## comm_top
module comm_top(
  input wire sys_clk,
  input wire sys_clk_rst,
  input wire rst,
  input wire bit_in, 
  output wire bit_out, 
  output wire [7:0] data_trans, 
  output wire [7:0] data_recev 
);
Size: roughly 1000 cells after synthesis, roughly 150 flip-flops, about 21 I/O pins.
export LEC_CHECK = 0
export ABC_AREA = 1
export CAP_MARGIN = 20
export CORE_MARGIN = 2
export CORE_UTILIZATION = 72
export CTS_CLUSTER_DIAMETER = 386
export CTS_CLUSTER_SIZE = 18
export PLACE_DENSITY = 0.77
export SETUP_SLACK_MARGIN = -0.14
export SLEW_MARGIN = 20
create_clock -name core_clock -period 2.35 [get_ports {sys_clk}]
run.sh (not shown) runs the stock make flow with config.mk's settings and CLKGATE_MAP_FILE=.
The baseline completed and failed the layout checks on negative setup slack.
Next try:
==> flow/config.mk (replaced) <==
export PLATFORM = sky130hd
export DESIGN_NAME = comm_top
export DESIGN_NICKNAME = comm_top
export VERILOG_FILES = /design/flow/design.v
export SDC_FILE = /design/flow/constraint.sdc
export NUM_CORES = 4
export LEC_CHECK = 0
export CAP_MARGIN = 20
export CORE_MARGIN = 2
export CORE_UTILIZATION = 40
export SLEW_MARGIN = 20
==> flow/constraint.sdc (replaced) <==
create_clock -name core_clock -period 2.51 [get_ports {sys_clk}]
set_input_delay 0.5020 -clock core_clock [delete_from_list [all_inputs] [get_ports {sys_clk}]]
set_output_delay 0.5020 -clock core_clock [all_outputs]
set_load 0.01 [all_outputs]
Effect: The changed run reached the layout checks and failed them: negative setup slack. Clock-buffer cell count is lower by 1. Sequential cell count is unchanged. Cell area is lower by 4.2%. Worst setup slack improved by 110 ps. Clock power is lower by 10%. Global-route usage is lower by 20 points.
Next try:
--- a/flow/config.mk
+++ b/flow/config.mk
@@ -6,6 +6,9 @@
 export NUM_CORES = 4
 export LEC_CHECK = 0
+export ABC_AREA = 1
 export CAP_MARGIN = 20
 export CORE_MARGIN = 2
-export CORE_UTILIZATION = 40
+export CORE_UTILIZATION = 70
+export CTS_CLUSTER_DIAMETER = 277
+export CTS_CLUSTER_SIZE = 37
 export SLEW_MARGIN = 20
- The changed run finished with negative setup slack left
- area after synthesis grows by 3.8%
- total power grows by 1.3%
- hold slack stays flat
- cell area grows by 3.4%
- worst setup slack improves by 140 ps
- via count grows by 24%
- routed wire length grows by 25%
Next try:
--- a/flow/config.mk
+++ b/flow/config.mk
@@ -6,9 +6,6 @@
 export NUM_CORES = 4
 export LEC_CHECK = 0
-export ABC_AREA = 1
 export CAP_MARGIN = 20
 export CORE_MARGIN = 2
-export CORE_UTILIZATION = 70
-export CTS_CLUSTER_DIAMETER = 277
-export CTS_CLUSTER_SIZE = 37
+export CORE_UTILIZATION = 60
 export SLEW_MARGIN = 20
==> flow/constraint.sdc (replaced) <==
create_clock -name core_clock -period 4.22 [get_ports {sys_clk}]
set_input_delay 0.8440 -clock core_clock [delete_from_list [all_inputs] [get_ports {sys_clk}]]
set_output_delay 0.8440 -clock core_clock [all_outputs]
set_load 0.01 [all_outputs]
Now the flow produced a clean layout.
Clock skew barely changes.
Combinational power came out lower by 46%.
Total power fell by 40%.
Critical path depth fell by 11.

---

Starting RTL as in the previous note.
Settings: LEC_CHECK=0, CAP_MARGIN=20, CELL_PAD_IN_SITES_GLOBAL_PLACEMENT=3, CORE_MARGIN=2, CORE_UTILIZATION=23, CTS_CLUSTER_DIAMETER=144, GPL_ROUTABILITY_DRIVEN=0, SETUP_SLACK_MARGIN=-0.01, SLEW_MARGIN=20, TNS_END_PERCENT=85; clock period 10.0 ns.
The first run went through all stages and came out clean.
Change:
Settings changed: CELL_PAD_IN_SITES_GLOBAL_PLACEMENT 3 to unset, CORE_ASPECT_RATIO set to 0.5, CORE_UTILIZATION 23 to 40, CTS_CLUSTER_DIAMETER 144 to 324, CTS_CLUSTER_SIZE set to 49, GPL_ROUTABILITY_DRIVEN 0 to unset, PLACE_DENSITY set to 0.35, SETUP_SLACK_MARGIN -0.01 to unset, SLEW_MARGIN 20 to 40, TNS_END_PERCENT 85 to 30.
Non-clock buffer count is lower by 3.
First-iteration DRC count drops by about 30%.
Setup slack gains 0.11 ns.
Routed wire length came out lower by 12%.
Die size falls by 42%.
Global-route usage is higher by 5.3 points.
Combinational power fell by about 5%.
Final cell count went down by 15%.
Core utilization climbs by 19 points.
Cell area goes down by about 2.4%.

---

comm_top again, from the RTL that the note above started with.
clock: 7.95 ns
lec_check: 0
abc_area: 1
cap_margin: 20
core_aspect_ratio: 0.5
core_margin: 2
core_utilization: 72
cts_cluster_diameter: 189
cts_cluster_size: 96
slew_margin: 20
tns_end_percent: 10
The starting point went through all stages and came out clean.
==> next run, changes <==
--- a/flow/config.mk
+++ b/flow/config.mk
@@ -10 +9,0 @@
-export CORE_ASPECT_RATIO = 0.5
@@ -13,2 +12,2 @@
-export CTS_CLUSTER_DIAMETER = 189
-export CTS_CLUSTER_SIZE = 96
+export CTS_CLUSTER_DIAMETER = 400
+export CTS_CLUSTER_SIZE = 98
@@ -16 +14,0 @@
-export TNS_END_PERCENT = 10
==> flow/constraint.sdc (replaced) <==
create_clock -name core_clock -period 2.66 [get_ports {sys_clk}]
set_input_delay 0.5320 -clock core_clock [delete_from_list [all_inputs] [get_ports {sys_clk}]]
set_output_delay 0.5320 -clock core_clock [all_outputs]
set_load 0.01 [all_outputs]
After rerunning: The changed run finished with setup timing left; cell area is higher by a little under a tenth; cell count came out higher by a little under a tenth; global-route usage grows by 1.6 points; sequential power grows to 3.0 times its value.
==> next run, changes <==
--- a/flow/config.mk
+++ b/flow/config.mk
@@ -11,3 +11,2 @@
-export CORE_UTILIZATION = 72
-export CTS_CLUSTER_DIAMETER = 400
-export CTS_CLUSTER_SIZE = 98
+export CORE_UTILIZATION = 66
+export SETUP_SLACK_MARGIN = 0.24
==> flow/constraint.sdc (replaced) <==
create_clock -name core_clock -period 2.84 [get_ports {sys_clk}]
set_input_delay 0.5680 -clock core_clock [delete_from_list [all_inputs] [get_ports {sys_clk}]]
set_output_delay 0.5680 -clock core_clock [all_outputs]
set_load 0.01 [all_outputs]
Outcome:
- The changed run finished but fails on setup timing
- die area climbs by a little under a tenth
- worst setup slack improves by 0.31 ns
- total power hardly moves
- clock power climbs by a few percent
==> next run, changes <==
--- a/flow/config.mk
+++ b/flow/config.mk
@@ -11,2 +11,5 @@
-export CORE_UTILIZATION = 66
-export SETUP_SLACK_MARGIN = 0.24
+export CORE_UTILIZATION = 72
+export CTS_CLUSTER_DIAMETER = 386
+export CTS_CLUSTER_SIZE = 18
+export PLACE_DENSITY_LB_ADDON = 0.08
+export SETUP_SLACK_MARGIN = 0.81
Result: The new run ran to the end with violations: setup timing; die area came out lower by 8.0%; sequential power is about the same; power came out lower by 3.9%; non-clock buffer count came out higher by 61; count of clock-buffer cells in the layout came out lower by 4; global-route usage came out higher by 9.4 points; design area came out higher by 7.7%; combinational power came out higher by 20%; wire length came out higher by 84%.
Power figures rest on the tool's default switching activity, not on a simulated workload.
